### flow/design.v
`timescale 1ns/10ps
module DW02_tree #(
    parameter num_inputs  = 8,
    parameter input_width = 8
) (
    input  wire [num_inputs*input_width-1:0] INPUT,
    output wire [input_width-1:0]            OUT0,
    output wire [input_width-1:0]            OUT1
);
integer i;
reg [input_width-1:0] sum;
always @(*) begin
    sum = {input_width{1'b0}};
    for (i = 0; i < num_inputs; i = i + 1)
        sum = sum + INPUT[i*input_width +: input_width];
end
assign OUT0 = sum;
assign OUT1 = {input_width{1'b0}};
endmodule
`timescale 1ns/10ps
module booth(
    input      [2:0] code,
    input      [8:0] src_data,
    output reg [9:0] out_data,  
    output reg       out_inv    
);
always @( * ) begin
    case( code )
        3'b000,
        3'b111:
        begin
            out_data = 10'h200;
            out_inv = 1'b0;
        end
        3'b001,
        3'b010:
        begin
            out_data = {~src_data[8], src_data};
            out_inv = 1'b0;
        end
        3'b101,
        3'b110:
        begin
            out_data = {src_data[8], ~src_data};
            out_inv = 1'b1;
        end
        3'b011:
        begin
            out_data = {~src_data[8], src_data[7:0], 1'b0};
            out_inv = 1'b0;
        end
        3'b100:
        begin
            out_data = {src_data[8], ~src_data[7:0], 1'b1};
            out_inv = 1'b1;
        end
        default:
        begin
            out_data = 10'h200;
            out_inv = 1'b0;
        end
    endcase
end
endmodule
`timescale 1ns/10ps
module mul_int8(
    input  wire [8:0]   rs1,
    input  wire [7:0]   rs2,
    output wire [16:0]  mul
);
wire [8:0] code;
wire [2:0] code_0;
wire [2:0] code_1;
wire [2:0] code_2;
wire [2:0] code_3;
wire [9:0] sel_data_0;
wire [9:0] sel_data_1;
wire [9:0] sel_data_2;
wire [9:0] sel_data_3;
wire sel_inv_0;
wire sel_inv_1;
wire sel_inv_2;
wire sel_inv_3;
assign code = {rs2[7:0], 1'b0};
assign code_0 = code[2:0];
assign code_1 = code[4:2];
assign code_2 = code[6:4];
assign code_3 = code[8:6];
booth u_booth_0 (
    .code      (code_0[2:0])
    ,.src_data (rs1[8:0])
    ,.out_data (sel_data_0)
    ,.out_inv  (sel_inv_0)
);
booth u_booth_1 (
    .code      (code_1[2:0])
    ,.src_data (rs1[8:0])
    ,.out_data (sel_data_1)
    ,.out_inv  (sel_inv_1)
);
booth u_booth_2 (
    .code      (code_2[2:0])
    ,.src_data (rs1[8:0])
    ,.out_data (sel_data_2)
    ,.out_inv  (sel_inv_2)
);
booth u_booth_3 (
    .code      (code_3[2:0])
    ,.src_data (rs1[8:0])
    ,.out_data (sel_data_3)
    ,.out_inv  (sel_inv_3)
);
reg     [16:0] ppre_0;
reg     [16:0] ppre_1;
reg     [16:0] ppre_2;
reg     [16:0] ppre_3;
reg     [16:0] ppre_4;
always @( * ) begin
    ppre_0 = {7'b0, sel_data_0};
    ppre_1 = {5'b0, sel_data_1, 1'b0, sel_inv_0};
    ppre_2 = {3'b0, sel_data_2, 1'b0, sel_inv_1, 2'b0};
    ppre_3 = {1'b0, sel_data_3, 1'b0, sel_inv_2, 4'b0};
    ppre_4 = {10'b0, sel_inv_3 , 6'b0 }; 
end
wire [84:0] pp_in;
assign pp_in = {ppre_4, ppre_3, ppre_2, ppre_1, ppre_0};
wire [16:0] pp_out_0;
wire [16:0] pp_out_1;
DW02_tree #(5, 17) u_tree_l0n0 (
   .INPUT    (pp_in[84:0])
  ,.OUT0     (pp_out_0[16:0])
  ,.OUT1     (pp_out_1[16:0])
);
assign mul = pp_out_0 + pp_out_1;
endmodule
`timescale 1ns/10ps
module mul(
    input  wire        clk,
    input  wire        rst,
    input  wire [63:0] lm,
    input  wire [63:0] rm,
    input  wire [1:0]  Data_type,
    output reg  [19:0] mul_out
);
wire is_8;
wire is_exp4;
wire is_ternary;
assign is_8 = Data_type==2'b11 || Data_type==2'b00; 
assign lm_is_int8 = Data_type==2'b11;
assign is_exp4 = Data_type==2'b10;
assign is_ternary = Data_type==2'b01;
wire [8:0] lms_0;
wire [8:0] lms_1;
wire [8:0] lms_2;
wire [8:0] lms_3;
wire [8:0] lms_4;
wire [8:0] lms_5;
wire [8:0] lms_6;
wire [8:0] lms_7;
wire [7:0] rm8_0;
wire [7:0] rm8_1;
wire [7:0] rm8_2;
wire [7:0] rm8_3;
wire [7:0] rm8_4;
wire [7:0] rm8_5;
wire [7:0] rm8_6;
wire [7:0] rm8_7;
wire [16:0] mul_int8_0;
wire [16:0] mul_int8_1;
wire [16:0] mul_int8_2;
wire [16:0] mul_int8_3;
wire [16:0] mul_int8_4;
wire [16:0] mul_int8_5;
wire [16:0] mul_int8_6;
wire [16:0] mul_int8_7;
assign lms_0 = !is_8 ? 9'd0 : lm_is_int8 ? {lm[7 ],lm[7 :0 ]} : {1'b0,lm[7 :0 ]};
assign lms_1 = !is_8 ? 9'd0 : lm_is_int8 ? {lm[15],lm[15:8 ]} : {1'b0,lm[15:8 ]};
assign lms_2 = !is_8 ? 9'd0 : lm_is_int8 ? {lm[23],lm[23:16]} : {1'b0,lm[23:16]};
assign lms_3 = !is_8 ? 9'd0 : lm_is_int8 ? {lm[31],lm[31:24]} : {1'b0,lm[31:24]};
assign lms_4 = !is_8 ? 9'd0 : lm_is_int8 ? {lm[39],lm[39:32]} : {1'b0,lm[39:32]};
assign lms_5 = !is_8 ? 9'd0 : lm_is_int8 ? {lm[47],lm[47:40]} : {1'b0,lm[47:40]};
assign lms_6 = !is_8 ? 9'd0 : lm_is_int8 ? {lm[55],lm[55:48]} : {1'b0,lm[55:48]};
assign lms_7 = !is_8 ? 9'd0 : lm_is_int8 ? {lm[63],lm[63:56]} : {1'b0,lm[63:56]};
assign {rm8_7,rm8_6,rm8_5,rm8_4,rm8_3,rm8_2,rm8_1,rm8_0} = rm;
mul_int8     u_mul_int8_0(
     .rs1   (lms_0     )
    ,.rs2   (rm8_0     )
    ,.mul   (mul_int8_0)
);
mul_int8     u_mul_int8_1(
     .rs1   (lms_1     )
    ,.rs2   (rm8_1     )
    ,.mul   (mul_int8_1)
);
mul_int8     u_mul_int8_2(
     .rs1   (lms_2     )
    ,.rs2   (rm8_2     )
    ,.mul   (mul_int8_2)
);
mul_int8     u_mul_int8_3(
     .rs1   (lms_3     )
    ,.rs2   (rm8_3     )
    ,.mul   (mul_int8_3)
);
mul_int8     u_mul_int8_4(
     .rs1   (lms_4     )
    ,.rs2   (rm8_4     )
    ,.mul   (mul_int8_4)
);
mul_int8     u_mul_int8_5(
     .rs1   (lms_5     )
    ,.rs2   (rm8_5     )
    ,.mul   (mul_int8_5)
);
mul_int8     u_mul_int8_6(
     .rs1   (lms_6     )
    ,.rs2   (rm8_6     )
    ,.mul   (mul_int8_6)
);
mul_int8     u_mul_int8_7(
     .rs1   (lms_7     )
    ,.rs2   (rm8_7     )
    ,.mul   (mul_int8_7)
);
function [13:0] exp4mul;
    input [3:0] a;
    input [3:0] b;
    reg [3:0] exp;
    reg zero_f;
    reg sign;
    reg [12:0] exp_decode;
    begin
        zero_f = (~|a[2:0]) | (~|b[2:0]);
        sign = a[3]^b[3];
        exp = zero_f ? 4'b0000 : a[2:0] + b[2:0] - 2'b10;
        exp_decode = 13'd1 << exp;
        exp4mul = zero_f ? 14'h2000 :
            sign ? {1'b0,~exp_decode+1'b1} :
            {1'b1, exp_decode};  
    end
endfunction
wire [13:0] mul_exp4_0;
wire [13:0] mul_exp4_1;
wire [13:0] mul_exp4_2;
wire [13:0] mul_exp4_3;
wire [13:0] mul_exp4_4;
wire [13:0] mul_exp4_5;
wire [13:0] mul_exp4_6;
wire [13:0] mul_exp4_7;
wire [13:0] mul_exp4_8;
wire [13:0] mul_exp4_9;
wire [13:0] mul_exp4_10;
wire [13:0] mul_exp4_11;
wire [13:0] mul_exp4_12;
wire [13:0] mul_exp4_13;
wire [13:0] mul_exp4_14;
wire [13:0] mul_exp4_15;
assign mul_exp4_0  = is_exp4 ? exp4mul(lm[ 3:0 ], rm[ 3:0 ]) : 14'd0;
assign mul_exp4_1  = is_exp4 ? exp4mul(lm[ 7:4 ], rm[ 7:4 ]) : 14'd0;
assign mul_exp4_2  = is_exp4 ? exp4mul(lm[11:8 ], rm[11:8 ]) : 14'd0;
assign mul_exp4_3  = is_exp4 ? exp4mul(lm[15:12], rm[15:12]) : 14'd0;
assign mul_exp4_4  = is_exp4 ? exp4mul(lm[19:16], rm[19:16]) : 14'd0;
assign mul_exp4_5  = is_exp4 ? exp4mul(lm[23:20], rm[23:20]) : 14'd0;
assign mul_exp4_6  = is_exp4 ? exp4mul(lm[27:24], rm[27:24]) : 14'd0;
assign mul_exp4_7  = is_exp4 ? exp4mul(lm[31:28], rm[31:28]) : 14'd0;
assign mul_exp4_8  = is_exp4 ? exp4mul(lm[35:32], rm[35:32]) : 14'd0;
assign mul_exp4_9  = is_exp4 ? exp4mul(lm[39:36], rm[39:36]) : 14'd0;
assign mul_exp4_10 = is_exp4 ? exp4mul(lm[43:40], rm[43:40]) : 14'd0;
assign mul_exp4_11 = is_exp4 ? exp4mul(lm[47:44], rm[47:44]) : 14'd0;
assign mul_exp4_12 = is_exp4 ? exp4mul(lm[51:48], rm[51:48]) : 14'd0;
assign mul_exp4_13 = is_exp4 ? exp4mul(lm[55:52], rm[55:52]) : 14'd0;
assign mul_exp4_14 = is_exp4 ? exp4mul(lm[59:56], rm[59:56]) : 14'd0;
assign mul_exp4_15 = is_exp4 ? exp4mul(lm[63:60], rm[63:60]) : 14'd0;
wire [14:0] mul_exp4_l0;
wire [14:0] mul_exp4_l1;
wire [14:0] mul_exp4_l2;
wire [14:0] mul_exp4_l3;
wire [14:0] mul_exp4_l4;
wire [14:0] mul_exp4_l5;
wire [14:0] mul_exp4_l6;
wire [14:0] mul_exp4_l7;
assign mul_exp4_l0 = mul_exp4_0 + mul_exp4_1;
assign mul_exp4_l1 = mul_exp4_2 + mul_exp4_3;
assign mul_exp4_l2 = mul_exp4_4 + mul_exp4_5;
assign mul_exp4_l3 = mul_exp4_6 + mul_exp4_7;
assign mul_exp4_l4 = mul_exp4_8 + mul_exp4_9;
assign mul_exp4_l5 = mul_exp4_10 + mul_exp4_11;
assign mul_exp4_l6 = mul_exp4_12 + mul_exp4_13;
assign mul_exp4_l7 = mul_exp4_14 + mul_exp4_15;
function [1:0] ternary2mul;
    input [1:0] a;
    input [1:0] b;
    begin
        ternary2mul = ((~|a) | (~|b)) ? 2'b10 : {a[1]~^b[1],1'b1}; 
    end
endfunction
wire [1:0] mul_ter2_0;
wire [1:0] mul_ter2_1;
wire [1:0] mul_ter2_2;
wire [1:0] mul_ter2_3;
wire [1:0] mul_ter2_4;
wire [1:0] mul_ter2_5;
wire [1:0] mul_ter2_6;
wire [1:0] mul_ter2_7;
wire [1:0] mul_ter2_8;
wire [1:0] mul_ter2_9;
wire [1:0] mul_ter2_10;
wire [1:0] mul_ter2_11;
wire [1:0] mul_ter2_12;
wire [1:0] mul_ter2_13;
wire [1:0] mul_ter2_14;
wire [1:0] mul_ter2_15;
wire [1:0] mul_ter2_16;
wire [1:0] mul_ter2_17;
wire [1:0] mul_ter2_18;
wire [1:0] mul_ter2_19;
wire [1:0] mul_ter2_20;
wire [1:0] mul_ter2_21;
wire [1:0] mul_ter2_22;
wire [1:0] mul_ter2_23;
wire [1:0] mul_ter2_24;
wire [1:0] mul_ter2_25;
wire [1:0] mul_ter2_26;
wire [1:0] mul_ter2_27;
wire [1:0] mul_ter2_28;
wire [1:0] mul_ter2_29;
wire [1:0] mul_ter2_30;
wire [1:0] mul_ter2_31;
assign mul_ter2_0  = is_ternary ? ternary2mul(lm[ 1:0 ],rm[ 1:0 ]) : 2'b00;
assign mul_ter2_1  = is_ternary ? ternary2mul(lm[ 3:2 ],rm[ 3:2 ]) : 2'b00;
assign mul_ter2_2  = is_ternary ? ternary2mul(lm[ 5:4 ],rm[ 5:4 ]) : 2'b00;
assign mul_ter2_3  = is_ternary ? ternary2mul(lm[ 7:6 ],rm[ 7:6 ]) : 2'b00;
assign mul_ter2_4  = is_ternary ? ternary2mul(lm[ 9:8 ],rm[ 9:8 ]) : 2'b00;
assign mul_ter2_5  = is_ternary ? ternary2mul(lm[11:10],rm[11:10]) : 2'b00;
assign mul_ter2_6  = is_ternary ? ternary2mul(lm[13:12],rm[13:12]) : 2'b00;
assign mul_ter2_7  = is_ternary ? ternary2mul(lm[15:14],rm[15:14]) : 2'b00;
assign mul_ter2_8  = is_ternary ? ternary2mul(lm[17:16],rm[17:16]) : 2'b00;
assign mul_ter2_9  = is_ternary ? ternary2mul(lm[19:18],rm[19:18]) : 2'b00;
assign mul_ter2_10 = is_ternary ? ternary2mul(lm[21:20],rm[21:20]) : 2'b00;
assign mul_ter2_11 = is_ternary ? ternary2mul(lm[23:22],rm[23:22]) : 2'b00;
assign mul_ter2_12 = is_ternary ? ternary2mul(lm[25:24],rm[25:24]) : 2'b00;
assign mul_ter2_13 = is_ternary ? ternary2mul(lm[27:26],rm[27:26]) : 2'b00;
assign mul_ter2_14 = is_ternary ? ternary2mul(lm[29:28],rm[29:28]) : 2'b00;
assign mul_ter2_15 = is_ternary ? ternary2mul(lm[31:30],rm[31:30]) : 2'b00;
assign mul_ter2_16 = is_ternary ? ternary2mul(lm[33:32],rm[33:32]) : 2'b00;
assign mul_ter2_17 = is_ternary ? ternary2mul(lm[35:34],rm[35:34]) : 2'b00;
assign mul_ter2_18 = is_ternary ? ternary2mul(lm[37:36],rm[37:36]) : 2'b00;
assign mul_ter2_19 = is_ternary ? ternary2mul(lm[39:38],rm[39:38]) : 2'b00;
assign mul_ter2_20 = is_ternary ? ternary2mul(lm[41:40],rm[41:40]) : 2'b00;
assign mul_ter2_21 = is_ternary ? ternary2mul(lm[43:42],rm[43:42]) : 2'b00;
assign mul_ter2_22 = is_ternary ? ternary2mul(lm[45:44],rm[45:44]) : 2'b00;
assign mul_ter2_23 = is_ternary ? ternary2mul(lm[47:46],rm[47:46]) : 2'b00;
assign mul_ter2_24 = is_ternary ? ternary2mul(lm[49:48],rm[49:48]) : 2'b00;
assign mul_ter2_25 = is_ternary ? ternary2mul(lm[51:50],rm[51:50]) : 2'b00;
assign mul_ter2_26 = is_ternary ? ternary2mul(lm[53:52],rm[53:52]) : 2'b00;
assign mul_ter2_27 = is_ternary ? ternary2mul(lm[55:54],rm[55:54]) : 2'b00;
assign mul_ter2_28 = is_ternary ? ternary2mul(lm[57:56],rm[57:56]) : 2'b00;
assign mul_ter2_29 = is_ternary ? ternary2mul(lm[59:58],rm[59:58]) : 2'b00;
assign mul_ter2_30 = is_ternary ? ternary2mul(lm[61:60],rm[61:60]) : 2'b00;
assign mul_ter2_31 = is_ternary ? ternary2mul(lm[63:62],rm[63:62]) : 2'b00;
wire [39:0] pp_ter2_in_3;
wire [39:0] pp_ter2_in_2;
wire [39:0] pp_ter2_in_1;
wire [39:0] pp_ter2_in_0;
wire [4:0] pp_ter2_out_0;
wire [4:0] pp_ter2_out_1;
wire [4:0] pp_ter2_out_2;
wire [4:0] pp_ter2_out_3;
wire [4:0] pp_ter2_out_4;
wire [4:0] pp_ter2_out_5;
wire [4:0] pp_ter2_out_6;
wire [4:0] pp_ter2_out_7;
assign pp_ter2_in_3 = {3'b000,mul_ter2_31, 3'b000,mul_ter2_30, 3'b000,mul_ter2_29, 3'b000,mul_ter2_28,
                       3'b000,mul_ter2_27, 3'b000,mul_ter2_26, 3'b000,mul_ter2_25, 3'b000,mul_ter2_24};
assign pp_ter2_in_2 = {3'b000,mul_ter2_23, 3'b000,mul_ter2_22, 3'b000,mul_ter2_21, 3'b000,mul_ter2_20,
                       3'b000,mul_ter2_19, 3'b000,mul_ter2_18, 3'b000,mul_ter2_17, 3'b000,mul_ter2_16};
assign pp_ter2_in_1 = {3'b000,mul_ter2_15, 3'b000,mul_ter2_14, 3'b000,mul_ter2_13, 3'b000,mul_ter2_12,
                       3'b000,mul_ter2_11, 3'b000,mul_ter2_10, 3'b000,mul_ter2_9,  3'b000,mul_ter2_8};
assign pp_ter2_in_0 = {3'b000,mul_ter2_7,  3'b000,mul_ter2_6,  3'b000,mul_ter2_5,  3'b000,mul_ter2_4,
                       3'b000,mul_ter2_3,  3'b000,mul_ter2_2,  3'b000,mul_ter2_1,  3'b000,mul_ter2_0};
DW02_tree #(8, 5) u_tree_ter0 (
   .INPUT    (pp_ter2_in_0[39:0])
  ,.OUT0     (pp_ter2_out_0[4:0])
  ,.OUT1     (pp_ter2_out_1[4:0])
);
DW02_tree #(8, 5) u_tree_ter1 (
   .INPUT    (pp_ter2_in_1[39:0])
  ,.OUT0     (pp_ter2_out_2[4:0])
  ,.OUT1     (pp_ter2_out_3[4:0])
);
DW02_tree #(8, 5) u_tree_ter2 (
   .INPUT    (pp_ter2_in_2[39:0])
  ,.OUT0     (pp_ter2_out_4[4:0])
  ,.OUT1     (pp_ter2_out_5[4:0])
);
DW02_tree #(8, 5) u_tree_ter3 (
   .INPUT    (pp_ter2_in_3[39:0])
  ,.OUT0     (pp_ter2_out_6[4:0])
  ,.OUT1     (pp_ter2_out_7[4:0])
);
reg [16:0] pp_reg[0:7];
wire [16:0] pp_reg_w[0:7];
assign pp_reg_w[0] = is_8 ? mul_int8_0[16:0] : is_exp4 ? {2'b00, mul_exp4_l0} : {{12{1'b0}}, pp_ter2_out_0};
assign pp_reg_w[1] = is_8 ? mul_int8_1[16:0] : is_exp4 ? {2'b00, mul_exp4_l1} : {{12{1'b0}}, pp_ter2_out_1};
assign pp_reg_w[2] = is_8 ? mul_int8_2[16:0] : is_exp4 ? {2'b00, mul_exp4_l2} : {{12{1'b0}}, pp_ter2_out_2};
assign pp_reg_w[3] = is_8 ? mul_int8_3[16:0] : is_exp4 ? {2'b00, mul_exp4_l3} : {{12{1'b0}}, pp_ter2_out_3};
assign pp_reg_w[4] = is_8 ? mul_int8_4[16:0] : is_exp4 ? {2'b00, mul_exp4_l4} : {{12{1'b0}}, pp_ter2_out_4};
assign pp_reg_w[5] = is_8 ? mul_int8_5[16:0] : is_exp4 ? {2'b00, mul_exp4_l5} : {{12{1'b0}}, pp_ter2_out_5};
assign pp_reg_w[6] = is_8 ? mul_int8_6[16:0] : is_exp4 ? {2'b00, mul_exp4_l6} : {{12{1'b0}}, pp_ter2_out_6};
assign pp_reg_w[7] = is_8 ? mul_int8_7[16:0] : is_exp4 ? {2'b00, mul_exp4_l7} : {{12{1'b0}}, pp_ter2_out_7};
always @(posedge clk) begin
    if(rst) begin
        pp_reg[0] <= #1 {17{1'b0}};
        pp_reg[1] <= #1 {17{1'b0}};
        pp_reg[2] <= #1 {17{1'b0}};
        pp_reg[3] <= #1 {17{1'b0}};
        pp_reg[4] <= #1 {17{1'b0}};
        pp_reg[5] <= #1 {17{1'b0}};
        pp_reg[6] <= #1 {17{1'b0}};
        pp_reg[7] <= #1 {17{1'b0}};
    end else begin
        pp_reg[0] <= #1 pp_reg_w[0];
        pp_reg[1] <= #1 pp_reg_w[1];
        pp_reg[2] <= #1 pp_reg_w[2];
        pp_reg[3] <= #1 pp_reg_w[3];
        pp_reg[4] <= #1 pp_reg_w[4];
        pp_reg[5] <= #1 pp_reg_w[5];
        pp_reg[6] <= #1 pp_reg_w[6];
        pp_reg[7] <= #1 pp_reg_w[7];
    end
end
wire [19:0] res_sub;
assign res_sub = is_8 ? 20'hAB000 :   
                 is_exp4 ? 20'hE0000 :   
                 20'hFFFC0;              
wire [179:0] mul_src;
assign mul_src = {3'b000,pp_reg[7], 3'b000,pp_reg[6], 3'b000,pp_reg[5], 3'b000,pp_reg[4],
                  3'b000,pp_reg[3], 3'b000,pp_reg[2], 3'b000,pp_reg[1], 3'b000,pp_reg[0],
                  res_sub[19:0] };
wire [19:0] mul_out0,mul_out1;
DW02_tree #(9, 20) u_tree_mul (
   .INPUT    (mul_src[179:0])
  ,.OUT0     (mul_out0[19:0])
  ,.OUT1     (mul_out1[19:0])
);
wire [19:0] mul_out_w;
assign mul_out_w = mul_out0 + mul_out1;
always @(posedge clk) begin
    if(rst)
        mul_out <= #1 {20{1'b0}};
    else
        mul_out <= #1 mul_out_w;
end
endmodule
### flow/config.mk
export PLATFORM = sky130hd
export DESIGN_NAME = mul
export DESIGN_NICKNAME = mul
export VERILOG_FILES = /design/flow/design.v
export SDC_FILE = /design/flow/constraint.sdc
export NUM_CORES = 4
export LEC_CHECK = 0
export CAP_MARGIN = 20
export CELL_PAD_IN_SITES_DETAIL_PLACEMENT = 0
export CELL_PAD_IN_SITES_GLOBAL_PLACEMENT = 0
export CORE_ASPECT_RATIO = 1.4
export CORE_MARGIN = 2
export CORE_UTILIZATION = 67
export CTS_CLUSTER_DIAMETER = 337
export CTS_CLUSTER_SIZE = 37
export GPL_ROUTABILITY_DRIVEN = 1
export PLACE_DENSITY = 0.65
export SETUP_SLACK_MARGIN = 0.92
export SLEW_MARGIN = 20
export TNS_END_PERCENT = 50
### flow/run.sh
#!/bin/bash
# the make line also repeats each setting of config.mk as NAME=value (left out here)
make -C /OpenROAD-flow-scripts/flow DESIGN_CONFIG=/design/flow/config.mk WORK_HOME=/design/flow/orfs CLKGATE_MAP_FILE= finish
### flow/constraint.sdc
create_clock -name core_clock -period 5.44 [get_ports {clk}]
set_input_delay 1.0880 -clock core_clock [delete_from_list [all_inputs] [get_ports {clk}]]
set_output_delay 1.0880 -clock core_clock [all_outputs]
set_load 0.01 [all_outputs]
==> results.sh, run 1 <==
# flow metrics
export IMPL_postPlaceCellArea_um2=56700
export IMPL_core_area_um2=67600
export IMPL_syn_area_um2=45600
export IMPL_cts_buffers=17
export IMPL_rows=113
export IMPL_postSynth_asyncResetShare_pct=0
export IMPL_cts_htree_levels=4
export IMPL_synth_yosys_warnings=8
export IMPL_stop_stage="global routing (5_1_grt)"
export IMPL_hpwl_um=133000
export IMPL_clk_path_buf_depth=2
export IMPL_port_buffer_count=151
export IMPL_ys_sh_simple_pct=16.7
export IMPL_top_cells_by_count="a21oi_1 (601), nor2_1 (584), ha_1 (540)"
export IMPL_cts_root_buffer="clkbuf_16"
export IMPL_die_w_um=225
export IMPL_area_leaders="ha_1 (15%), fa_1 (13%), dfxtp_1 (6.8%), a21oi_1 (6.6%), o21ai_0 (5.9%)"
export IMPL_fp_nets=7282
export IMPL_grt_overflow=389
export IMPL_yosys_area_top_type="ha_1"
export IMPL_grt_usage_pct=78.2
export IMPL_synth_cells=6310
export IMPL_synth_xor_area_share_pct=6.39
export IMPL_yosysSeqAreaShare_pct=6.85
export IMPL_fa_ha_area_share_pct=28.0
export IMPL_ys_area_um2=45600
export IMPL_ys_flops=156
export IMPL_ys_flop_type="dfxtp_1"
export IMPL_io_pins=152
export IMPL_top_cell="a21oi_1"
export IMPL_fp_util_pct=67.5
export IMPL_pre_cts_slack_ns=-0.869
export IMPL_die_area_um2=70200
export IMPL_cts_num_sinks=156
export IMPL_synth_distinct_cells=79
export IMPL_stop_error="[ERROR GRT-0232] Routing congestion too high. Check the congestion heatmap in the GUI."
export IMPL_dieHeight_um=313
export IMPL_syn_avg_cell_area_um2=7.23
export IMPL_mux_area_share_pct=6.18
export IMPL_synthDominantCellAreaShare_pct=14.8
export IMPL_gp_congestion=1.05
export IMPL_yosys_area_share_aoi_pct=27.8
export IMPL_ys_cells=6310
export IMPL_top_logic_kind="adder cells"
export IMPL_status="aborted with a tool error"
export IMPL_edf_count=0
per-stage QoR:
stage / util, % / setup TNS (ns) / instances / hold WS [ns]
CTS: 87.2 / 0 / 8063 / 0.759
detailed placement: 84.0 / -53.12 / 7969 / 0.726
floorplan: - / -0.0874 / 6310 / 0.634
global placement: 84.0 / -38.94 / 7969 / 0.670
layer usage:
metal | overflow | global-route usage (%)
met4 | 149 | 78.9
met3 | 5 | 62.3
met2 | 229 | 95.9
met5 | 1 | 38.2
met1 | 5 | 76.4
repair_timing:
item | 4_1_cts
pin swaps | 177
hold endpoints to repair | 0
setup endpoints to repair | 138
hold buffers | 0
setup buffers | 58
resized | 277
cloned | 4
==> run 2, diff against run 1 <==
Settings changed: CAP_MARGIN 20 to 5, CELL_PAD_IN_SITES_DETAIL_PLACEMENT 0 to not set, CELL_PAD_IN_SITES_GLOBAL_PLACEMENT 0 to not set, CORE_ASPECT_RATIO 1.4 to not set, CORE_UTILIZATION 67 to 70, CTS_CLUSTER_DIAMETER 337 to not set, GPL_ROUTABILITY_DRIVEN 1 to not set, MAX_ROUTING_LAYER set to met4, SETUP_SLACK_MARGIN 0.92 to not set, SLEW_MARGIN 20 to 40, TNS_END_PERCENT 50 to 5.
Clock period 5.44 ns to 3.47 ns, I/O delays scaled along.
==> run 2 against run 1 <==
The run again fails in global routing (5_1_grt). Synthesized cell count unchanged. Die size decreased by 4.3%. Synthesized area unchanged.
==> results.sh, run 2 <==
# flow metrics
export IMPL_status="aborted with a tool error"
export IMPL_stop_stage="global routing (5_1_grt)"
export IMPL_stop_error="[ERROR GRT-0116] Global routing finished with congestion. Check the congestion regions in the DRC Viewer."
export IMPL_postSynth_asyncResetShare_pct=0
export IMPL_top_cell="a21oi_1"
export IMPL_top_logic_kind="adder cells"
export IMPL_grt_usage_pct=94.1
export IMPL_clk_path_buf_depth=2
export IMPL_fp_nets=7282
export IMPL_synth_cells=6310
export IMPL_ys_flop_type="dfxtp_1"
export IMPL_syn_avg_cell_area_um2=7.23
export IMPL_cts_buffers=17
export IMPL_cts_root_buffer="clkbuf_16"
export IMPL_die_area_um2=67200
export IMPL_cts_num_sinks=156
export IMPL_fa_ha_area_share_pct=28.0
export IMPL_ys_flops=156
export IMPL_syn_area_um2=45600
export IMPL_ys_area_um2=45600
export IMPL_cts_htree_levels=4
export IMPL_core_area_um2=64500
export IMPL_edf_count=0
export IMPL_synth_yosys_warnings=8
export IMPL_io_pins=152
export IMPL_rows=93
export IMPL_area_leaders="ha_1 (15%), fa_1 (13%), dfxtp_1 (6.8%), a21oi_1 (6.6%), o21ai_0 (5.9%)"
export IMPL_port_buffer_count=151
export IMPL_yosys_area_share_aoi_pct=27.8
export IMPL_top_cells_by_count="a21oi_1 (601), nor2_1 (584), ha_1 (540)"
export IMPL_gp_congestion=1.15
export IMPL_synth_distinct_cells=79
export IMPL_dieHeight_um=259
export IMPL_hpwl_um=153000
export IMPL_postPlaceCellArea_um2=59300
export IMPL_yosysSeqAreaShare_pct=6.85
export IMPL_ys_sh_simple_pct=16.7
export IMPL_hold_buffers=0
export IMPL_die_w_um=259
export IMPL_fp_util_pct=70.8
export IMPL_synth_xor_area_share_pct=6.39
export IMPL_synthDominantCellAreaShare_pct=14.8
export IMPL_ys_cells=6310
export IMPL_mux_area_share_pct=6.18
export IMPL_grt_overflow=963
export IMPL_yosys_area_top_type="ha_1"
run 2: layer usage:
layer  GRT overflow  track usage [%]
met1             89             91.4
met3             86             87.5
met5              -                -
met4            282             96.2
met2            506              102
run 2: metrics by stage:
| stage | util [%] | hold WS, ns | setup slack (ns) | instances | total power (uW) |
|---|---|---|---|---|---|
| floorplan | - | 0.634 | -1.66 | 6310 | 21500 |
| global placement | 92.0 | 0.685 | -2.42 | 8475 | 33500 |
| detailed placement | 92.0 | 0.719 | -2.84 | 8475 | 36800 |
| CTS | 95.6 | 0.763 | -1.48 | 8533 | 42200 |
run 2: timing repair:
action                                  in CTS
setup buffers                               24
pin swaps                                  172
endpoints found under the hold margin        0
cloned                                       2
endpoints found under the setup margin     150
gates resized                              450
==> run 3, diff against run 2 <==
Settings changed: CAP_MARGIN 5 to 25, CELL_PAD_IN_SITES_DETAIL_PLACEMENT set to 2, CELL_PAD_IN_SITES_GLOBAL_PLACEMENT set to 2, CORE_ASPECT_RATIO set to 0.84, CORE_MARGIN 2 to 7, CORE_UTILIZATION 70 to 62, CTS_CLUSTER_DIAMETER set to 24, CTS_CLUSTER_SIZE 37 to 24, GPL_ROUTABILITY_DRIVEN set to 0, GPL_TIMING_DRIVEN set to 1, MAX_ROUTING_LAYER met4 to not set, MIN_ROUTING_LAYER set to met2, PLACE_DENSITY 0.65 to not set, PLACE_DENSITY_LB_ADDON set to 0.12, SLEW_MARGIN 40 to 10, TNS_END_PERCENT 5 to 40.
Clock period 3.47 ns to 5.22 ns, I/O delays scaled along.
==> run 3 against run 2 <==
The run fails in global placement without I/O (3_1_place_gp_skip_io). Die size up 21%. Synthesized cell count unchanged. Synthesized area unchanged.
==> results.sh, run 3 <==
# flow metrics
export IMPL_status="aborted with a tool error"
export IMPL_stop_stage="global placement without I/O (3_1_place_gp_skip_io)"
export IMPL_stop_error="[ERROR FLW-0024] Place density exceeds 1.0 (current PLACE_DENSITY_LB_ADDON =  0.12). Please check if the value of  PLACE_DENSITY_LB_ADDON is between 0 and 0.99."
export IMPL_syn_area_um2=45600
export IMPL_synth_xor_area_share_pct=6.39
export IMPL_ys_flop_type="dfxtp_1"
export IMPL_ys_cells=6310
export IMPL_die_w_um=310
export IMPL_mux_area_share_pct=6.18
export IMPL_top_cell="a21oi_1"
export IMPL_yosysSeqAreaShare_pct=6.85
export IMPL_yosys_area_share_aoi_pct=27.8
export IMPL_synth_distinct_cells=79
export IMPL_ys_area_um2=45600
export IMPL_rows=90
export IMPL_fa_ha_area_share_pct=28.0
export IMPL_postSynth_asyncResetShare_pct=0
export IMPL_top_cells_by_count="a21oi_1 (601), nor2_1 (584), ha_1 (540)"
export IMPL_fp_util_pct=63.1
export IMPL_area_leaders="ha_1 (15%), fa_1 (13%), dfxtp_1 (6.8%), a21oi_1 (6.6%), o21ai_0 (5.9%)"
export IMPL_fp_nets=7282
export IMPL_synth_yosys_warnings=8
export IMPL_die_area_um2=81400
export IMPL_ys_flops=156
export IMPL_dieHeight_um=263
export IMPL_top_logic_kind="adder cells"
export IMPL_synthDominantCellAreaShare_pct=14.8
export IMPL_synth_cells=6310
export IMPL_syn_avg_cell_area_um2=7.23
export IMPL_core_area_um2=72300
export IMPL_ys_sh_simple_pct=16.7
export IMPL_edf_count=0
export IMPL_yosys_area_top_type="ha_1"
==> run 4, diff against run 3 <==
Settings changed: CAP_MARGIN 25 to 20, CELL_PAD_IN_SITES_DETAIL_PLACEMENT 2 to 0, CELL_PAD_IN_SITES_GLOBAL_PLACEMENT 2 to 3, CORE_ASPECT_RATIO 0.84 to not set, CORE_MARGIN 7 to 2, CORE_UTILIZATION 62 to 58, CTS_CLUSTER_DIAMETER 24 to 21, CTS_CLUSTER_SIZE 24 to not set, GPL_ROUTABILITY_DRIVEN 0 to not set, GPL_TIMING_DRIVEN 1 to not set, MIN_ROUTING_LAYER met2 to not set, PLACE_DENSITY_LB_ADDON 0.12 to 0.28, SETUP_SLACK_MARGIN set to 1.65, SLEW_MARGIN 10 to 20, TNS_END_PERCENT 40 to not set.
Clock period 5.22 ns to 7.9 ns, I/O delays scaled along.
==> run 4 against run 3 <==
Synthesized area unchanged. Die size decreased by 0.60%. Synthesized cell count unchanged. The flow again stops in global placement without I/O (3_1_place_gp_skip_io).
==> results.sh, run 4 <==
# flow metrics
export IMPL_status="aborted with a tool error"
export IMPL_stop_stage="global placement without I/O (3_1_place_gp_skip_io)"
export IMPL_stop_error="[ERROR FLW-0024] Place density exceeds 1.0 (current PLACE_DENSITY_LB_ADDON =  0.28). Please check if the value of  PLACE_DENSITY_LB_ADDON is between 0 and 0.99."
export IMPL_ys_flops=156
export IMPL_die_w_um=284
export IMPL_rows=102
export IMPL_ys_sh_simple_pct=16.7
export IMPL_yosys_area_share_aoi_pct=27.8
export IMPL_ys_cells=6310
export IMPL_area_leaders="ha_1 (15%), fa_1 (13%), dfxtp_1 (6.8%), a21oi_1 (6.6%), o21ai_0 (5.9%)"
export IMPL_mux_area_share_pct=6.18
export IMPL_synth_distinct_cells=79
export IMPL_postSynth_asyncResetShare_pct=0
export IMPL_fa_ha_area_share_pct=28.0
export IMPL_syn_avg_cell_area_um2=7.23
export IMPL_synth_cells=6310
export IMPL_syn_area_um2=45600
export IMPL_yosys_area_top_type="ha_1"
export IMPL_top_cells_by_count="a21oi_1 (601), nor2_1 (584), ha_1 (540)"
export IMPL_dieHeight_um=284
export IMPL_ys_area_um2=45600
export IMPL_die_area_um2=80900
export IMPL_synth_yosys_warnings=8
export IMPL_core_area_um2=77700
export IMPL_top_logic_kind="adder cells"
export IMPL_edf_count=0
export IMPL_fp_util_pct=58.7
export IMPL_fp_nets=7282
export IMPL_ys_flop_type="dfxtp_1"
export IMPL_yosysSeqAreaShare_pct=6.85
export IMPL_synth_xor_area_share_pct=6.39
export IMPL_top_cell="a21oi_1"
export IMPL_synthDominantCellAreaShare_pct=14.8
==> run 5, diff against run 4 <==
Settings changed: ABC_AREA set to 1, CAP_MARGIN 20 to 35, CELL_PAD_IN_SITES_DETAIL_PLACEMENT 0 to 1, CELL_PAD_IN_SITES_GLOBAL_PLACEMENT 3 to not set, CORE_ASPECT_RATIO set to 0.77, CORE_UTILIZATION 58 to 40, CTS_CLUSTER_DIAMETER 21 to not set, CTS_CLUSTER_SIZE set to 20, GPL_ROUTABILITY_DRIVEN set to 0, GPL_TIMING_DRIVEN set to 0, MAX_ROUTING_LAYER set to met4, MIN_ROUTING_LAYER set to met2, PLACE_DENSITY_LB_ADDON 0.28 to not set, SETUP_SLACK_MARGIN 1.65 to not set, SLEW_MARGIN 20 to 5, TNS_END_PERCENT set to 35.
Clock period 7.9 ns to 11.0 ns, I/O delays scaled along.
==> run 5 against run 4 <==
The flow stops in global routing (5_1_grt). Synthesized cell count up 1.2%. Die size up 34%. Synthesized area down 7.0%.
==> results.sh, run 5 <==
# flow metrics
export IMPL_yosys_area_top_type="ha_1"
export IMPL_fp_nets=7356
export IMPL_yosys_area_share_aoi_pct=22.5
export IMPL_grt_usage_pct=60.0
export IMPL_cts_htree_levels=4
export IMPL_pre_cts_slack_ns=1.93
export IMPL_stop_stage="global routing (5_1_grt)"
export IMPL_ys_cells=6384
export IMPL_io_pins=152
export IMPL_ys_sh_simple_pct=26.3
export IMPL_synth_yosys_warnings=8
export IMPL_dieHeight_um=290
export IMPL_top_cells_by_count="nand2_1 (1133), inv_1 (1069), nor2_1 (661)"
export IMPL_ys_flops=156
export IMPL_core_area_um2=105000
export IMPL_top_cell="nand2_1"
export IMPL_cts_root_buffer="clkbuf_16"
export IMPL_syn_area_um2=42400
export IMPL_synth_cells=6384
export IMPL_die_area_um2=109000
export IMPL_ys_flop_type="dfxtp_1"
export IMPL_edf_count=0
export IMPL_stop_error="[ERROR GRT-0116] Global routing finished with congestion. Check the congestion regions in the DRC Viewer."
export IMPL_ys_area_um2=42400
export IMPL_fa_ha_area_share_pct=30.1
export IMPL_cts_buffers=17
export IMPL_post_cts_resized=0
export IMPL_cts_num_sinks=156
export IMPL_postPlaceCellArea_um2=45900
export IMPL_rows=104
export IMPL_port_buffer_count=140
export IMPL_status="aborted with a tool error"
export IMPL_yosysSeqAreaShare_pct=7.36
export IMPL_postSynth_asyncResetShare_pct=0
export IMPL_synthDominantCellAreaShare_pct=15.9
export IMPL_top_logic_kind="adder cells"
export IMPL_hold_buffers=0
export IMPL_die_w_um=375
export IMPL_postCtsSetupBuffers=0
export IMPL_grt_overflow=15
export IMPL_synth_distinct_cells=69
export IMPL_area_leaders="ha_1 (16%), fa_1 (14%), nand2_1 (10%), inv_1 (9.5%), dfxtp_1 (7.4%)"
export IMPL_synth_xor_area_share_pct=2.24
export IMPL_syn_avg_cell_area_um2=6.65
export IMPL_hpwl_um=149000
export IMPL_mux_area_share_pct=0
export IMPL_fp_util_pct=40.5
export IMPL_clk_path_buf_depth=2
-- run 5: per-layer routing --
layer / track usage, % / GRT overflow
met4: 32.2 / 0
met3: 73.3 / 15
met2: 62.7 / 0
met5: - / -
met1: - / -
-- run 5: through the flow --
step	power [uW]	std cells
CTS	10300	7956
detailed placement	9450	7924
global placement	9030	7902
floorplan	6750	6384
==> run 6, diff against run 5 <==
Settings changed: ABC_AREA 1 to not set, CAP_MARGIN 35 to 20, CELL_PAD_IN_SITES_DETAIL_PLACEMENT 1 to not set, CORE_ASPECT_RATIO 0.77 to not set, CORE_UTILIZATION 40 to 63, CTS_CLUSTER_SIZE 20 to 35, GPL_ROUTABILITY_DRIVEN 0 to not set, GPL_TIMING_DRIVEN 0 to not set, MIN_ROUTING_LAYER met2 to not set, SLEW_MARGIN 5 to 20, TNS_END_PERCENT 35 to 5.
Clock period 11.0 ns to 5.11 ns, I/O delays scaled along.
==> run 6 against run 5 <==
The layout now fails its checks (setup timing). Die size shrank 31%. Synthesized area increased by 7.5%. Synthesized cell count decreased by 1.2%.
==> results.sh, run 6 <==
# yosys + openroad results
export IMPL_hold_buffers=0
export IMPL_p_leak_uw=0.0294
export IMPL_holdPathEnd="mul_out[0]"
export IMPL_crit_arrival_ns=5.79
export IMPL_fin_nets=8504
export IMPL_reg2reg_depth=16
export IMPL_critical_path_top_delay_family="adder cells"
export IMPL_yosys_area_top_type="ha_1"
export IMPL_utilization_pct=85.2
export IMPL_ys_flop_type="dfxtp_1"
export IMPL_area_leaders="ha_1 (15%), fa_1 (13%), dfxtp_1 (6.8%), a21oi_1 (6.6%), o21ai_0 (5.9%)"
export IMPL_pg_clk_uw=1410
export IMPL_cts_htree_levels=4
export IMPL_met1_length_um=68100
export IMPL_drt_pass1_iterations=9
export IMPL_tightest_slew_ns=0.908
export IMPL_powerComb_uw=24500
export IMPL_hold_depth=3
export IMPL_routed_via_density=6.56
export IMPL_yosysSeqAreaShare_pct=6.85
export IMPL_ys_cells=6310
export IMPL_top_cells_by_count="a21oi_1 (601), nor2_1 (584), ha_1 (540)"
export IMPL_path_class="input port to register"
export IMPL_worstPathCellList="buf_8 -> clkinvlp_4 -> buf_6 -> ha_4 -> buf_4 -> buf_6 -> buf_12 -> buf_4 -> fa_1 -> inv_1 -> fa_1 -> inv_1 -> fa_1 -> inv_1 -> fa_1 -> inv_1 -> ha_1 -> a21oi_2 -> nor2b_1 -> o21ai_0 -> nand2_1 -> a31oi_1 -> mux2_2"
export IMPL_clk_pin_slew_ns=0.08
export IMPL_required_ns=5.46
export IMPL_fin_cells=8499
export IMPL_rows=98
export IMPL_endpoint="mul_out[18]"
export IMPL_postRouteAntennaNets=0
export IMPL_layout_setup_ws_ns=-0.330
export IMPL_yosys_area_share_aoi_pct=27.8
export IMPL_peakVddDrop_uv=1180
export IMPL_setup_violations_final=28
export IMPL_comb_power_share_pct=87.7
export IMPL_gp_congestion=1.04
export IMPL_synth_cells=6310
export IMPL_cts_buffers=17
export IMPL_clock_latency_ns=0.46
export IMPL_core_area_um2=71600
export IMPL_rsz0062_at_grt="yes"
export IMPL_cts_tree="built"
export IMPL_totalPowerFinal_uw=27900
export IMPL_grt_overflow=0
export IMPL_start_kind="input port"
export IMPL_critPathMaxStageDelay_ns=0.51
export IMPL_top_power_group="combinational cells"
export IMPL_die_w_um=273
export IMPL_synth_distinct_cells=79
export IMPL_clock_skew_ns=0.0180
export IMPL_cp_max_fo=5
export IMPL_postPlaceCellArea_um2=58100
export IMPL_hpwl_um=137000
export IMPL_highest_layer="met4"
export IMPL_status="failed layout checks"
export IMPL_worstHoldStart="pp_reg[6][0]"
export IMPL_grt_usage_pct=47.3
export IMPL_drt_wl_total_um=183000
export IMPL_postLayoutCellArea_um2=61000
export IMPL_mux_area_share_pct=6.18
export IMPL_syn_area_um2=45600
export IMPL_antenna_found_initial=3
export IMPL_max_freq_ghz=0.184
export IMPL_fp_nets=7282
export IMPL_synthDominantCellAreaShare_pct=14.8
export IMPL_r2r_slack_ns=-0.05
export IMPL_synth_yosys_warnings=8
export IMPL_period_needed_ns=5.44
export IMPL_clk_path_buf_depth=2
export IMPL_dieHeight_um=273
export IMPL_die_area_um2=74600
export IMPL_min_path_type="register to register"
export IMPL_grt_max_degree=51
export IMPL_first_iter_violations=7890
export IMPL_num_vias=55747
export IMPL_cts_num_sinks=156
export IMPL_top_cell="a21oi_1"
export IMPL_port_buffer_count=151
export IMPL_fp_util_pct=63.7
export IMPL_r2r_start="pp_reg[5][1]"
export IMPL_grt_pass1_vias=52341
export IMPL_setup_tns_ns=-2.74
export IMPL_sw_frac_of_total_pct=50.6
export IMPL_slowest_stage="fa_1"
export IMPL_crit_path_start="Data_type[1]"
export IMPL_warning_count=35
export IMPL_synth_xor_area_share_pct=6.39
export IMPL_place_inst=8413
export IMPL_ys_area_um2=45600
export IMPL_io_pins=152
export IMPL_edf_count=0
export IMPL_p_int_uw=13800
export IMPL_post_route_period_util_pct=106
export IMPL_postSynth_asyncResetShare_pct=0
export IMPL_maxSlewViolCount=0
export IMPL_relSlewSlack_pct=39.5
export IMPL_wl_met2_um=80000
export IMPL_p_per_area_nw_per_um2=458
export IMPL_wl_per_cell_um=21.6
export IMPL_syn_avg_cell_area_um2=7.23
export IMPL_p_seq_uw=2040
export IMPL_ys_sh_simple_pct=16.7
export IMPL_pwr_share_seq_pct=7.3
export IMPL_cts_root_buffer="clkbuf_16"
export IMPL_p_clk_share_pct=5.0
export IMPL_drc=0
export IMPL_ys_flops=156
export IMPL_hold_viol=0
export IMPL_cp_depth=23
export IMPL_wl_met3_um=22400
export IMPL_area_delta_synth_final_pct=33.8
export IMPL_cap_violations=0
export IMPL_endpoint_kind="register"
export IMPL_p_sw_uw=14100
export IMPL_r2r_end="mul_out[14]"
export IMPL_crit_buf_inv=11
export IMPL_fa_ha_area_share_pct=28.0
export IMPL_top_logic_kind="adder cells"
export IMPL_violations="setup timing"
export IMPL_grt_pass1_wl_um=277000
-- run 6: stage by stage --
step                hold slack (ns)  setup WS [ns]
floorplan                     0.634         -0.349
global placement              0.749         -0.983
detailed placement            0.742          -1.10
CTS                           0.776         -0.106
global route                  0.819         -0.380
finish                        0.790         -0.330
-- run 6: timing repair --
item | CTS | global route
gates cloned | 1 | 0
buffers inserted | 26 | 24
resized | 186 | 347
setup endpoints to repair | 108 | 106
pin swaps | 84 | 135
-- run 6: layout make-up --
type	count	area, um2
flip-flops and latches	156	3120
inverters	484	1850
fillers	4265	10600
clock inverters	13	183
diodes	5	12.5
repair buffers	1699	13600
well taps	950	1190
clock buffers	18	439
multi-input cells	5174	40700
-- run 6: per-layer routing --
metal | up-vias | track usage [%]
li1 | 24929 | -
met1 | 25803 | 57.9
met2 | 3965 | 72.9
met3 | 1050 | 10.3
met4 | 0 | 24.6
met5 | - | -
==> run 7, diff against run 6 <==
Settings changed: ABC_AREA set to 1, CELL_PAD_IN_SITES_DETAIL_PLACEMENT set to 2, CELL_PAD_IN_SITES_GLOBAL_PLACEMENT set to 1, CORE_ASPECT_RATIO set to 1.22, CORE_MARGIN 2 to 4, CORE_UTILIZATION 63 to 26, CTS_CLUSTER_SIZE 35 to 92, GPL_ROUTABILITY_DRIVEN set to 0, HOLD_SLACK_MARGIN set to 0.16, PLACE_DENSITY set to 0.66, SETUP_SLACK_MARGIN set to 1.17.
Clock period 5.11 ns to 6.5 ns, I/O delays scaled along.
==> run 7 against run 6 <==
Highest routed layer unchanged. Critical path type unchanged. Now clean on timing, DRC and antenna. Clock power decreased by 21%. Global-route usage decreased by 23 points. Critical endpoint is now pp_reg[0][12]. Count of clock-buffer cells in the layout grew 1. Design area decreased by 17%.
==> results.sh, run 7 <==
# yosys + openroad results
export IMPL_drt_wl_total_um=216000
export IMPL_p_per_area_nw_per_um2=398
export IMPL_worstHoldStart="pp_reg[7][0]"
export IMPL_hold_buffers=0
export IMPL_nFillCells=19228
export IMPL_reg2reg_depth=18
export IMPL_clock_skew_ns=0.0161
export IMPL_seq_area_um2=3120
export IMPL_fa_ha_area_share_pct=30.1
export IMPL_fp_util_pct=26.2
export IMPL_ys_flop_type="dfxtp_1"
export IMPL_clk_path_buf_depth=2
export IMPL_critPathMaxStageDelay_ns=0.62
export IMPL_synth_xor_area_share_pct=2.24
export IMPL_setup_violations_final=0
export IMPL_antenna_found_initial=10
export IMPL_utilization_pct=31.5
export IMPL_p_clk_share_pct=5.5
export IMPL_grt_usage_pct=23.8
export IMPL_slowest_stage="fa_1"
export IMPL_cts_root_buffer="clkbuf_16"
export IMPL_yosys_area_top_type="ha_1"
export IMPL_port_buffer_count=151
export IMPL_ys_sh_simple_pct=26.3
export IMPL_cts_htree_levels=4
export IMPL_clk_pin_slew_ns=0.08
export IMPL_warning_count=33
export IMPL_routed_via_density=5.54
export IMPL_relSlewSlack_pct=34.0
export IMPL_place_inst=8740
export IMPL_rows=163
export IMPL_clock_latency_ns=0.51
export IMPL_io_pins=152
export IMPL_ys_flops=156
export IMPL_r2r_slack_ns=1.73
export IMPL_synth_cells=6384
export IMPL_grt_pass1_wl_um=313000
export IMPL_mux_area_share_pct=0
export IMPL_hold_viol=0
export IMPL_synth_yosys_warnings=8
export IMPL_num_vias=49190
export IMPL_comb_power_share_pct=86.4
export IMPL_crit_arrival_ns=6.28
export IMPL_drc=0
export IMPL_tightest_slew_ns=0.991
export IMPL_r2r_start="pp_reg[4][2]"
export IMPL_postRouteAntennaNets=0
export IMPL_endpoint="pp_reg[0][12]"
export IMPL_p_leak_uw=0.0245
export IMPL_syn_avg_cell_area_um2=6.65
export IMPL_p_sw_uw=12300
export IMPL_cts_buffers=17
export IMPL_critical_path_top_delay_family="adder cells"
export IMPL_first_iter_violations=3192
export IMPL_fp_nets=7356
export IMPL_pg_clk_uw=1120
export IMPL_grt_overflow=0
export IMPL_drt_pass1_iterations=6
export IMPL_pwr_share_seq_pct=8.1
export IMPL_synthDominantCellAreaShare_pct=15.9
export IMPL_start_kind="input port"
export IMPL_hold_depth=4
export IMPL_core_area_um2=162000
export IMPL_ys_cells=6384
export IMPL_syn_area_um2=42400
export IMPL_synth_distinct_cells=69
export IMPL_status="no timing/DRC/antenna violations"
export IMPL_crit_buf_inv=9
export IMPL_max_freq_ghz=0.170
export IMPL_wl_per_cell_um=24.3
export IMPL_required_ns=6.88
export IMPL_crit_path_start="Data_type[0]"
export IMPL_cp_depth=26
export IMPL_grt_pass1_vias=53361
export IMPL_area_leaders="ha_1 (16%), fa_1 (14%), nand2_1 (10%), inv_1 (9.5%), dfxtp_1 (7.4%)"
export IMPL_hpwl_um=166000
export IMPL_path_class="input port to register"
export IMPL_fin_cells=8879
export IMPL_endpoint_kind="register"
export IMPL_sw_frac_of_total_pct=60.8
export IMPL_p_int_uw=7950
export IMPL_maxSlewViolCount=0
export IMPL_period_needed_ns=5.90
export IMPL_dieHeight_um=454
export IMPL_top_power_group="combinational cells"
export IMPL_holdPathEnd="mul_out[0]"
export IMPL_top_cells_by_count="nand2_1 (1133), inv_1 (1069), nor2_1 (661)"
export IMPL_cts_tree="built"
export IMPL_rsz0062_at_grt="yes"
export IMPL_p_seq_uw=1630
export IMPL_postSynth_asyncResetShare_pct=0
export IMPL_peakVddDrop_uv=682
export IMPL_fin_nets=7687
export IMPL_ys_area_um2=42400
export IMPL_cap_violations=0
export IMPL_min_path_type="register to register"
export IMPL_edf_count=0
export IMPL_area_delta_synth_final_pct=20.0
export IMPL_comb_area_um2=36300
export IMPL_r2r_end="mul_out[12]"
export IMPL_die_area_um2=170000
export IMPL_grt_max_degree=63
export IMPL_cp_max_fo=5
export IMPL_yosys_area_share_aoi_pct=22.5
export IMPL_powerComb_uw=17500
export IMPL_top_logic_kind="adder cells"
export IMPL_yosysSeqAreaShare_pct=7.36
export IMPL_post_route_period_util_pct=90.7
export IMPL_die_w_um=374
export IMPL_top_cell="nand2_1"
export IMPL_cts_num_sinks=156
[run 7: per-stage QoR]
step / TNS [ns] / setup slack [ns] / cell area (um2) / power (uW) / hold WS, ns
2_1_floorplan: 0 / 1.06 / 42500 / 11400 / 0.629
3_3_place_gp: -0.0869 / -0.0557 / 47600 / 16100 / 0.746
3_5_place_dp: -2.46 / -0.197 / 47600 / 17300 / 0.786
4_1_cts: 0 / 1.08 / 49500 / 19000 / 0.888
5_1_grt: 0 / 0.609 / 50900 / 21800 / 0.998
6_report: 0 / 0.603 / 50900 / 20300 / 0.955
[run 7: timing repair]
action,in CTS,in global routing
cloned,2,1
setup buffers,48,50
pin swaps,50,82
setup endpoints to repair,126,114
gates resized,305,328
[run 7: final cells by class]
class	instances	share of cell area, %
timing repair buffer	433	7.68
tap	2145	5.27
inverter	1142	8.55
multi-input combinational	4965	71.2
antenna	6	0.0295
sequential	156	6.13
clock inverter	13	0.295
clock buffer	19	0.869
[run 7: metal layers]
layer / track usage (%) / wire length, um
met1: 26.3 / 83800
met2: 42.3 / 107000
met3: 2.63 / 9830
met4: 12.5 / 14800
met5: - / 0
==> run 8, diff against run 7 <==
Settings changed: ABC_AREA 1 to not set, CELL_PAD_IN_SITES_DETAIL_PLACEMENT 2 to not set, CELL_PAD_IN_SITES_GLOBAL_PLACEMENT 1 to not set, CORE_ASPECT_RATIO 1.22 to not set, CORE_MARGIN 4 to 2, CORE_UTILIZATION 26 to 40, CTS_CLUSTER_SIZE 92 to not set, GPL_ROUTABILITY_DRIVEN 0 to not set, HOLD_SLACK_MARGIN 0.16 to not set, MAX_ROUTING_LAYER met4 to not set, PLACE_DENSITY 0.66 to not set, SETUP_SLACK_MARGIN 1.17 to not set, TNS_END_PERCENT 5 to not set.
Clock period 6.5 ns to 9.24 ns, I/O delays scaled along.
==> run 8 against run 7 <==
Still clean. Largest power group unchanged. Sequential power down 35%. Die size shrank 31%. Highest routed layer is now met5. Via count decreased by 7.7%. Design area is 4.5% lower. Utilization rose by 12 points. First-iteration DRC count rose by 61%. Synthesized area grew 7.5%. Largest cell class unchanged. Worst setup slack gained 1.1 ns.
==> results.sh, run 8 <==
# yosys + openroad results
export IMPL_antenna_found_initial=4
export IMPL_fp_nets=7282
export IMPL_drt_wl_total_um=151000
export IMPL_ys_flop_type="dfxtp_1"
export IMPL_hold_buffers=0
export IMPL_crit_arrival_ns=7.83
export IMPL_port_buffer_count=151
export IMPL_yosys_area_top_type="ha_1"
export IMPL_peakVddDrop_uv=446
export IMPL_crit_path_start="rm[29]"
export IMPL_sw_frac_of_total_pct=54.4
export IMPL_top_power_group="combinational cells"
export IMPL_die_area_um2=117000
export IMPL_r2r_end="mul_out[18]"
export IMPL_maxSlewViolCount=0
export IMPL_drt_pass1_iterations=9
export IMPL_io_pins=152
export IMPL_synth_cells=6310
export IMPL_p_int_uw=5260
export IMPL_p_seq_uw=1060
export IMPL_path_class="input port to register"
export IMPL_crit_path_frequent_cell="ha_1"
export IMPL_setup_tns_ns=0
export IMPL_start_kind="input port"
export IMPL_postSynth_asyncResetShare_pct=0
export IMPL_top_cell="a21oi_1"
export IMPL_gp_congestion=0.934
export IMPL_clk_path_buf_depth=2
export IMPL_synth_yosys_warnings=8
export IMPL_mux_area_share_pct=6.18
export IMPL_num_vias=45420
export IMPL_clock_latency_ns=0.47
export IMPL_syn_area_um2=45600
export IMPL_grt_pass1_vias=41349
export IMPL_synth_distinct_cells=79
export IMPL_clock_skew_ns=0.0187
export IMPL_fp_util_pct=40.4
export IMPL_critPathMaxStageDelay_ns=0.66
export IMPL_core_area_um2=113000
export IMPL_cts_tree="built"
export IMPL_hold_depth=3
export IMPL_postCtsSetupBuffers=0
export IMPL_ys_cells=6310
export IMPL_relSlewSlack_pct=30.3
export IMPL_clk_pin_slew_ns=0.07
export IMPL_postRouteAntennaNets=0
export IMPL_syn_avg_cell_area_um2=7.23
export IMPL_setup_violations_final=0
export IMPL_cts_num_sinks=156
export IMPL_postLayoutCellArea_um2=48700
export IMPL_hpwl_um=117000
export IMPL_wl_per_cell_um=19.9
export IMPL_p_clk_share_pct=6.4
export IMPL_r2r_start="pp_reg[3][2]"
export IMPL_ys_area_um2=45600
export IMPL_post_route_period_util_pct=81.2
export IMPL_required_ns=9.57
export IMPL_period_needed_ns=7.50
export IMPL_ys_flops=156
export IMPL_die_w_um=342
export IMPL_grt_usage_pct=25.2
export IMPL_pwr_share_seq_pct=9.2
export IMPL_reg2reg_depth=16
export IMPL_p_sw_uw=6270
export IMPL_pg_clk_uw=738
export IMPL_cap_violations=0
export IMPL_cp_max_fo=34
export IMPL_p_leak_uw=0.0218
export IMPL_synthDominantCellAreaShare_pct=14.8
export IMPL_cts_htree_levels=4
export IMPL_r2r_slack_ns=4.43
export IMPL_hold_viol=0
export IMPL_rsz0062_at_grt="no"
export IMPL_fa_ha_area_share_pct=28.0
export IMPL_post_cts_resized=0
export IMPL_num_antenna_cells=0
export IMPL_cp_depth=24
export IMPL_ys_sh_simple_pct=16.7
export IMPL_grt_overflow=0
export IMPL_worstPathCellList="clkdlybuf4s50_1 -> buf_4 -> inv_1 -> ha_1 -> inv_1 -> ha_1 -> inv_1 -> fa_1 -> xor2_1 -> nand2_1 -> or4b_2 -> ha_1 -> o31ai_1 -> nand2_1 -> xnor2_1 -> nor2_1 -> ha_1 -> and3_1 -> and3_1 -> a21o_1 -> a41o_1 -> o41ai_1 -> o22a_1 -> o21ai_0"
export IMPL_powerComb_uw=9730
export IMPL_yosysSeqAreaShare_pct=6.85
export IMPL_grt_pass1_wl_um=238000
export IMPL_dieHeight_um=342
export IMPL_worstHoldStart="pp_reg[7][0]"
export IMPL_cts_buffers=17
export IMPL_min_path_type="register to register"
export IMPL_cts_root_buffer="clkbuf_16"
export IMPL_holdPathEnd="mul_out[0]"
export IMPL_crit_buf_inv=5
export IMPL_whs_ns=0.784
export IMPL_grt_max_degree=66
export IMPL_drc=0
export IMPL_tightest_slew_ns=1.04
export IMPL_max_freq_ghz=0.133
export IMPL_area_delta_synth_final_pct=6.69
export IMPL_rows=123
export IMPL_critical_path_top_delay_family="adder cells"
export IMPL_top_logic_kind="adder cells"
export IMPL_p_per_area_nw_per_um2=237
export IMPL_postPlaceCellArea_um2=48100
export IMPL_yosys_area_share_aoi_pct=27.8
export IMPL_fin_nets=7072
export IMPL_routed_via_density=5.97
export IMPL_nFillCells=11667
export IMPL_top_cells_by_count="a21oi_1 (601), nor2_1 (584), ha_1 (540)"
export IMPL_slowest_stage="or4b_2"
export IMPL_synth_xor_area_share_pct=6.39
export IMPL_first_iter_violations=5151
export IMPL_warning_count=30
export IMPL_status="no timing/DRC/antenna violations"
export IMPL_area_leaders="ha_1 (15%), fa_1 (13%), dfxtp_1 (6.8%), a21oi_1 (6.6%), o21ai_0 (5.9%)"
export IMPL_edf_count=0
export IMPL_comb_power_share_pct=84.4
export IMPL_endpoint="pp_reg[3][14]"
export IMPL_endpoint_kind="register"
-- run 8: layer usage --
| metal | wire [um] | GRT usage [%] | up-vias |
|---|---|---|---|
| li1 | - | - | 22027 |
| met1 | 70300 | 36.7 | 21530 |
| met2 | 67800 | 40.0 | 1673 |
| met3 | 9490 | 2.47 | 184 |
| met4 | 3620 | 5.77 | 6 |
| met5 | 42 | 0 | - |
-- run 8: area by class of cell --
| class | instances | area (um2) | share of cell area [%] |
|---|---|---|---|
| Multi-Input combinational cell | 5174 | 38900 | 79.8 |
| Sequential cell | 156 | 3120 | 6.42 |
| Timing Repair Buffer | 267 | 2390 | 4.91 |
| Tap cell | 1500 | 1880 | 3.86 |
| Inverter | 484 | 1820 | 3.73 |
| Clock buffer | 18 | 439 | 0.902 |
| Clock inverter | 14 | 170 | 0.350 |
-- run 8: metrics by stage --
stage	worst slack (ns)	utilization (%)	cells	power, uW
2_1_floorplan	2.36	-	6310	7980
3_3_place_gp	1.39	42.6	7581	10600
3_5_place_dp	1.39	42.6	7581	10600
4_1_cts	1.86	43.1	7613	11500
5_1_grt	1.36	43.1	7613	12700
6_report	1.74	43.1	7613	11500
==> run 9, diff against run 8 <==
Settings changed: CELL_PAD_IN_SITES_DETAIL_PLACEMENT set to 0, CELL_PAD_IN_SITES_GLOBAL_PLACEMENT set to 0, CORE_ASPECT_RATIO set to 1.4, CORE_UTILIZATION 40 to 72, CTS_CLUSTER_DIAMETER set to 337, CTS_CLUSTER_SIZE set to 17, GPL_ROUTABILITY_DRIVEN set to 1, PLACE_DENSITY set to 0.65, TNS_END_PERCENT set to 50.
Clock period 9.24 ns to 5.23 ns, I/O delays scaled along.
==> run 9 against run 8 <==
The run now fails in global routing (5_1_grt). Die size decreased by 44%. Synthesized cell count unchanged. Synthesized area unchanged.
==> results.sh, run 9 <==
# flow metrics
export IMPL_fp_util_pct=72.6
export IMPL_synth_distinct_cells=79
export IMPL_hold_buffers=0
export IMPL_top_logic_kind="adder cells"
export IMPL_edf_count=0
export IMPL_rows=109
export IMPL_ys_sh_simple_pct=16.7
export IMPL_postSynth_asyncResetShare_pct=0
export IMPL_synth_xor_area_share_pct=6.39
export IMPL_die_w_um=217
export IMPL_port_buffer_count=151
export IMPL_yosys_area_share_aoi_pct=27.8
export IMPL_syn_area_um2=45600
export IMPL_clk_path_buf_depth=2
export IMPL_hpwl_um=143000
export IMPL_gp_congestion=1.09
export IMPL_yosysSeqAreaShare_pct=6.85
export IMPL_top_cell="a21oi_1"
export IMPL_place_inst=8111
export IMPL_die_area_um2=65400
export IMPL_top_cells_by_count="a21oi_1 (601), nor2_1 (584), ha_1 (540)"
export IMPL_ys_cells=6310
export IMPL_cts_htree_levels=4
export IMPL_grt_overflow=520
export IMPL_ys_flop_type="dfxtp_1"
export IMPL_cts_num_sinks=156
export IMPL_fa_ha_area_share_pct=28.0
export IMPL_mux_area_share_pct=6.18
export IMPL_synth_yosys_warnings=8
export IMPL_dieHeight_um=302
export IMPL_cts_root_buffer="clkbuf_16"
export IMPL_grt_usage_pct=85.0
export IMPL_ys_area_um2=45600
export IMPL_fp_nets=7282
export IMPL_area_leaders="ha_1 (15%), fa_1 (13%), dfxtp_1 (6.8%), a21oi_1 (6.6%), o21ai_0 (5.9%)"
export IMPL_synthDominantCellAreaShare_pct=14.8
export IMPL_io_pins=152
export IMPL_status="aborted with a tool error"
export IMPL_stop_error="[ERROR GRT-0116] Global routing finished with congestion. Check the congestion regions in the DRC Viewer."
export IMPL_cts_buffers=17
export IMPL_ys_flops=156
export IMPL_core_area_um2=62900
export IMPL_pre_cts_slack_ns=-1.00
export IMPL_stop_stage="global routing (5_1_grt)"
export IMPL_synth_cells=6310
export IMPL_syn_avg_cell_area_um2=7.23
export IMPL_yosys_area_top_type="ha_1"
## run 9: what timing repair did
action,CTS
buffers inserted,33
pin swaps,94
endpoints found under the hold margin,0
cloned,3
gates resized,176
setup endpoints to repair,96
## run 9: through the flow
stage / utilization (%) / cell area (um2)
2_1_floorplan: - / 46500
4_1_cts: 92.7 / 58300
3_3_place_gp: 90.4 / 56800
3_5_place_dp: 90.4 / 56800
## run 9: layer usage
| metal | GRT overflow | global-route usage [%] |
|---|---|---|
| met4 | 179 | 87.5 |
| met1 | 25 | 82.2 |
| met5 | 4 | 49.2 |
| met3 | 15 | 75.3 |
| met2 | 297 | 98.2 |
Power figures rest on the tool's default switching activity, not on a simulated workload.
